## v28
==> flow/design.v <==
package calc_pkg;
    typedef struct packed {
        logic on;
        logic off;
        logic mem_rc;
        logic mem_sub;
        logic mem_add;
        logic op_percent;
        logic op_sqrt;
        logic op_div;
        logic op_mul;
        logic op_sub;
        logic op_add;
        logic op_eq;
        logic dot;
        logic num_1;
        logic num_2;
        logic num_3;
        logic num_4;
        logic num_5;
        logic num_6;
        logic num_7;
        logic num_8;
        logic num_9;
        logic num_0;
    } buttons_t;
    typedef enum logic [4:0] {
        B_NONE,          
        B_ON,            
        B_OFF,           
        B_MEM_RC,        
        B_MEM_SUB,       
        B_MEM_ADD,       
        B_OP_PERCENT,    
        B_OP_SQRT,       
        B_OP_DIV,        
        B_OP_MUL,        
        B_OP_SUB,        
        B_OP_ADD,        
        B_OP_EQ,         
        B_DOT,           
        B_NUM_1,         
        B_NUM_2,         
        B_NUM_3,         
        B_NUM_4,         
        B_NUM_5,         
        B_NUM_6,         
        B_NUM_7,         
        B_NUM_8,         
        B_NUM_9,         
        B_NUM_0,         
        B_UNKNOWN        
    } active_button_t;
    function automatic logic isNumberButton(active_button_t active_button);
        isNumberButton = ((active_button >= calc_pkg::B_NUM_1) && (active_button <= calc_pkg::B_NUM_0));
    endfunction
    function automatic logic isOpButton(active_button_t active_button);
        isOpButton = ((active_button >= calc_pkg::B_OP_DIV) && (active_button <= calc_pkg::B_OP_ADD));
    endfunction
    function automatic logic isEqButton(active_button_t active_button);
        isEqButton = (active_button == calc_pkg::B_OP_EQ);
    endfunction
    function automatic logic isDotButton(active_button_t active_button);
        isDotButton = (active_button == calc_pkg::B_DOT);
    endfunction
    typedef logic [3:0] bcd_t;
    function automatic logic [6:0] bcd2segments(bcd_t bcd);
        unique case (bcd)
            4'd0: bcd2segments = 7'b1111110;
            4'd1: bcd2segments = 7'b0110000;
            4'd2: bcd2segments = 7'b1101101;
            4'd3: bcd2segments = 7'b1111001;
            4'd4: bcd2segments = 7'b0110011;
            4'd5: bcd2segments = 7'b1011011;
            4'd6: bcd2segments = 7'b1011111;
            4'd7: bcd2segments = 7'b1110000;
            4'd8: bcd2segments = 7'b1111111;
            4'd9: bcd2segments = 7'b1111011;
            default: bcd2segments = 7'bxxxxxxx;
        endcase
    endfunction
    typedef enum logic [1:0] {
        OP_NONE,
        OP_ADD,
        OP_MUL,
        OP_DIV
    } op_t;
    function automatic op_t button2op(active_button_t active_button);
        unique case (active_button)
            calc_pkg::B_OP_DIV: button2op = calc_pkg::OP_DIV;
            calc_pkg::B_OP_MUL: button2op = calc_pkg::OP_MUL;
            calc_pkg::B_OP_SUB: button2op = calc_pkg::OP_ADD;
            calc_pkg::B_OP_ADD: button2op = calc_pkg::OP_ADD;
            default: button2op = calc_pkg::OP_NONE;
        endcase
    endfunction
    function automatic bcd_t button2bcd(active_button_t active_button);
        unique case (active_button)
            calc_pkg::B_NUM_1: button2bcd = 1;
            calc_pkg::B_NUM_2: button2bcd = 2;
            calc_pkg::B_NUM_3: button2bcd = 3;
            calc_pkg::B_NUM_4: button2bcd = 4;
            calc_pkg::B_NUM_5: button2bcd = 5;
            calc_pkg::B_NUM_6: button2bcd = 6;
            calc_pkg::B_NUM_7: button2bcd = 7;
            calc_pkg::B_NUM_8: button2bcd = 8;
            calc_pkg::B_NUM_9: button2bcd = 9;
            calc_pkg::B_NUM_0: button2bcd = 0;
            default: button2bcd = 0;
        endcase
    endfunction
    parameter NumDigits = 8;
    typedef logic unsigned [$clog2(NumDigits)-1:0] exponent_t;
    typedef struct packed {
        logic error;
        logic sign;
        exponent_t exponent;
        bcd_t [NumDigits-1:0] significand;
    } num_t;
    function automatic num_t neg(num_t num);
        neg = num;
        neg.sign = !num.sign;
    endfunction
endpackage
module alu_add (
    input   logic           clk_i,
    input   logic           rst_i,
    input   logic [36:0]    left_i,      
    input   logic [36:0]    right_i,     
    output  logic           in_ready_o,
    input   logic           in_valid_i,
    output  logic [36:0]    result_o,    
    input   logic           out_ready_i,
    output  logic           out_valid_o
);
typedef enum logic [1:0] {
    S_IDLE,
    S_NORMALIZE,
    S_ADD,
    S_RENORMALIZE
} state_t;
state_t state_d, state_q;
logic [$clog2(calc_pkg::NumDigits):0] counter_d, counter_q;
logic in_ready_d, in_ready_q;
logic out_valid_d, out_valid_q;
assign out_valid_o = out_valid_q;
assign in_ready_o = in_ready_q;
calc_pkg::num_t left_d, left_q;
calc_pkg::num_t right_d, right_q;
calc_pkg::num_t result_d, result_q;
calc_pkg::bcd_t result_extra_d, result_extra_q;
logic carryborrow_d, carryborrow_q;
assign result_o = out_valid_q ? result_q : '0;
logic [4:0] nibble_sum;
always_comb begin
    nibble_sum = 'x;
    carryborrow_d = carryborrow_q;
    if (state_q != S_ADD) begin
        carryborrow_d = 0;
    end else if (left_q.sign == right_q.sign) begin
        nibble_sum =
            left_q.significand[counter_q]
            + right_q.significand[counter_q]
            + 4'(carryborrow_q);
        if (nibble_sum >= 10) begin
            nibble_sum += 6;
        end
        carryborrow_d = nibble_sum[4];
    end else begin
        if (left_q.significand > right_q.significand) begin
            nibble_sum =
                6'(left_q.significand[counter_q])
                - 6'(right_q.significand[counter_q])
                - 6'(carryborrow_q);
        end else begin
            nibble_sum =
                6'(right_q.significand[counter_q])
                - 6'(left_q.significand[counter_q])
                - 6'(carryborrow_q);
        end
        carryborrow_d = nibble_sum[4];
        if ($signed(nibble_sum) < 0) begin
            nibble_sum += 10;
        end
    end
end
always_comb begin
    state_d = state_q;
    out_valid_d = out_valid_q;
    in_ready_d = in_ready_q;
    counter_d = counter_q;
    left_d = left_q;
    right_d = right_q;
    result_d = result_q;
    result_extra_d = result_extra_q;
    unique case (state_q)
        S_IDLE: begin
            result_d = '0;
            if (in_valid_i) begin
                left_d = left_i;
                right_d = right_i;
                state_d = S_NORMALIZE;
                in_ready_d = 0;
            end
        end
        S_NORMALIZE: begin
            if (left_q.exponent < right_q.exponent) begin
                left_d.significand = (left_q.significand >> 4);
                left_d.exponent++;
            end else if (left_q.exponent > right_q.exponent) begin
                right_d.significand = (right_q.significand >> 4);
                right_d.exponent++;
            end else begin
                state_d = S_ADD;
                counter_d = 0;
            end
        end
        S_ADD: begin
            result_d.exponent = left_q.exponent;
            if (left_q.sign == right_q.sign) begin
                result_extra_d = carryborrow_d;
            end
            if (left_q.significand > right_q.significand) begin
                result_d.sign = left_q.sign;
            end else begin
                result_d.sign = right_q.sign;
            end
            result_d.significand[counter_q] = 4'(nibble_sum);
            counter_d++;
            if (counter_d == calc_pkg::NumDigits) begin
                state_d = S_RENORMALIZE;
            end
        end
        S_RENORMALIZE: begin
            if (result_extra_q != '0) begin  
                result_extra_d = '0;
                result_d.significand = ({result_extra_q, result_q.significand} >> 4);
                result_d.exponent++;
                if (result_d.exponent == 0)
                    result_d.error = 1;
            end else if ((result_q.exponent != 0) && (result_q.significand[calc_pkg::NumDigits-1] == 0)) begin  
                result_d.significand = (result_q.significand << 4);
                result_d.exponent--;
            end else begin  
                out_valid_d = 1;
                if (result_d.significand == 0)
                    result_d.sign = 0;
                if (out_valid_q && out_ready_i) begin
                    state_d = S_IDLE;
                    out_valid_d = 0;
                    in_ready_d = 1;
                    result_d = '0;
                end
            end
        end
    endcase
end
always_ff @(posedge clk_i) begin
    if (rst_i) begin
        state_q <= S_IDLE;
        out_valid_q <= 0;
        in_ready_q <= 1;
        counter_q <= '0;
        left_q <= '0;
        right_q <= '0;
        result_q <= '0;
        result_extra_q <= '0;
        carryborrow_q <= 0;
    end else begin
        state_q <= state_d;
        out_valid_q <= out_valid_d;
        in_ready_q <= in_ready_d;
        counter_q <= counter_d;
        left_q <= left_d;
        right_q <= right_d;
        result_q <= result_d;
        result_extra_q <= result_extra_d;
        carryborrow_q <= carryborrow_d;
    end
end
endmodule
make LEC_CHECK=0 CAP_MARGIN=20 CORE_MARGIN=2 CORE_UTILIZATION=68 CTS_CLUSTER_DIAMETER=360 CTS_CLUSTER_SIZE=34 SLEW_MARGIN=20 finish   # period 3.47 ns
run.sh (not shown) runs the stock make flow with config.mk's settings and CLKGATE_MAP_FILE=.
FAIL v28 @ global routing (5_1_grt): tool exited with error
> inputs changed (v28 -> v17)
# v28
export LEC_CHECK = 0
export CAP_MARGIN = 20
export CORE_MARGIN = 2
export CORE_UTILIZATION = 68
export CTS_CLUSTER_DIAMETER = 360
export CTS_CLUSTER_SIZE = 34
export SLEW_MARGIN = 20
create_clock -name core_clock -period 3.47 [get_ports {clk_i}]
# v17
export LEC_CHECK = 0
export CAP_MARGIN = 20
export CORE_MARGIN = 2
export CORE_UTILIZATION = 72
export CTS_CLUSTER_DIAMETER = 397
export CTS_CLUSTER_SIZE = 95
export SLEW_MARGIN = 20
create_clock -name core_clock -period 6.72 [get_ports {clk_i}]
==> results <==
- Every stage of the flow completed for v17, and the final layout passed the timing, design-rule and antenna checks.
- Diff v28 -> v17: die outline area went down by 740 sq um; global placement routability congestion went down by 5.3%; number of placement rows went down by 2.4%.
- Changes observed in v17 relative to v28: height of the die now sits lower, instance area after placement now sits lower.
- Comparing v28 and v17, post-CTS repair timing setup buffer count is lower on v17.
The following lists how v9 was set up differently from v17:
# v17
export LEC_CHECK = 0
export CAP_MARGIN = 20
export CORE_MARGIN = 2
export CORE_UTILIZATION = 72
export CTS_CLUSTER_DIAMETER = 397
export CTS_CLUSTER_SIZE = 95
export SLEW_MARGIN = 20
create_clock -name core_clock -period 6.72 [get_ports {clk_i}]
# v9
export LEC_CHECK = 0
export CAP_MARGIN = 20
export CORE_MARGIN = 2
export CORE_UTILIZATION = 70
export CTS_CLUSTER_SIZE = 22
export SLEW_MARGIN = 20
create_clock -name core_clock -period 3.94 [get_ports {clk_i}]
==> results <==
FAIL: v9; every other run in v9 and v17 is clean
v9 against v17: first-pass GRT wire length now sits higher, core utilization now sits higher, hold slack now sits higher.
v9 vs. v17: non-clock buffer count went up by about 24%.
Row number of gates resized after cts: v9 higher / v17 lower
Global-route usage: v9 and v17 compared, higher one is v9
v17 has a lower number of global-route vias before repair than v9.
#### Input delta (v3 over v9)
# v9
export LEC_CHECK = 0
export CAP_MARGIN = 20
export CORE_MARGIN = 2
export CORE_UTILIZATION = 70
export CTS_CLUSTER_SIZE = 22
export SLEW_MARGIN = 20
create_clock -name core_clock -period 3.94 [get_ports {clk_i}]
# v3
export LEC_CHECK = 0
export CAP_MARGIN = 35
export CORE_MARGIN = 2
export CORE_UTILIZATION = 72
export CTS_CLUSTER_SIZE = 22
export PLACE_DENSITY = 0.81
export SLEW_MARGIN = 20
create_clock -name core_clock -period 3.94 [get_ports {clk_i}]
==> comparison <==
v3 finished all stages; layout check result: FAIL, due to setup timing.
What the final checks of v9 revealed, after a flow that finished every stage, was a layout that fails on setup timing.
Re design area: v9 was lower than v3.
Changes observed in v3 relative to v9: total length of routed wires moved up, worst-case register-to-register setup slack fell 0.28 ns, cell internal power dissipation decreased by about 1% relative to the old numbers.
Per the comparison of v3 with v9, post-cts gate resize count has increased, global routing usage on met3 rose by 2.1 points.
Power is estimated from default activity; no workload was simulated.
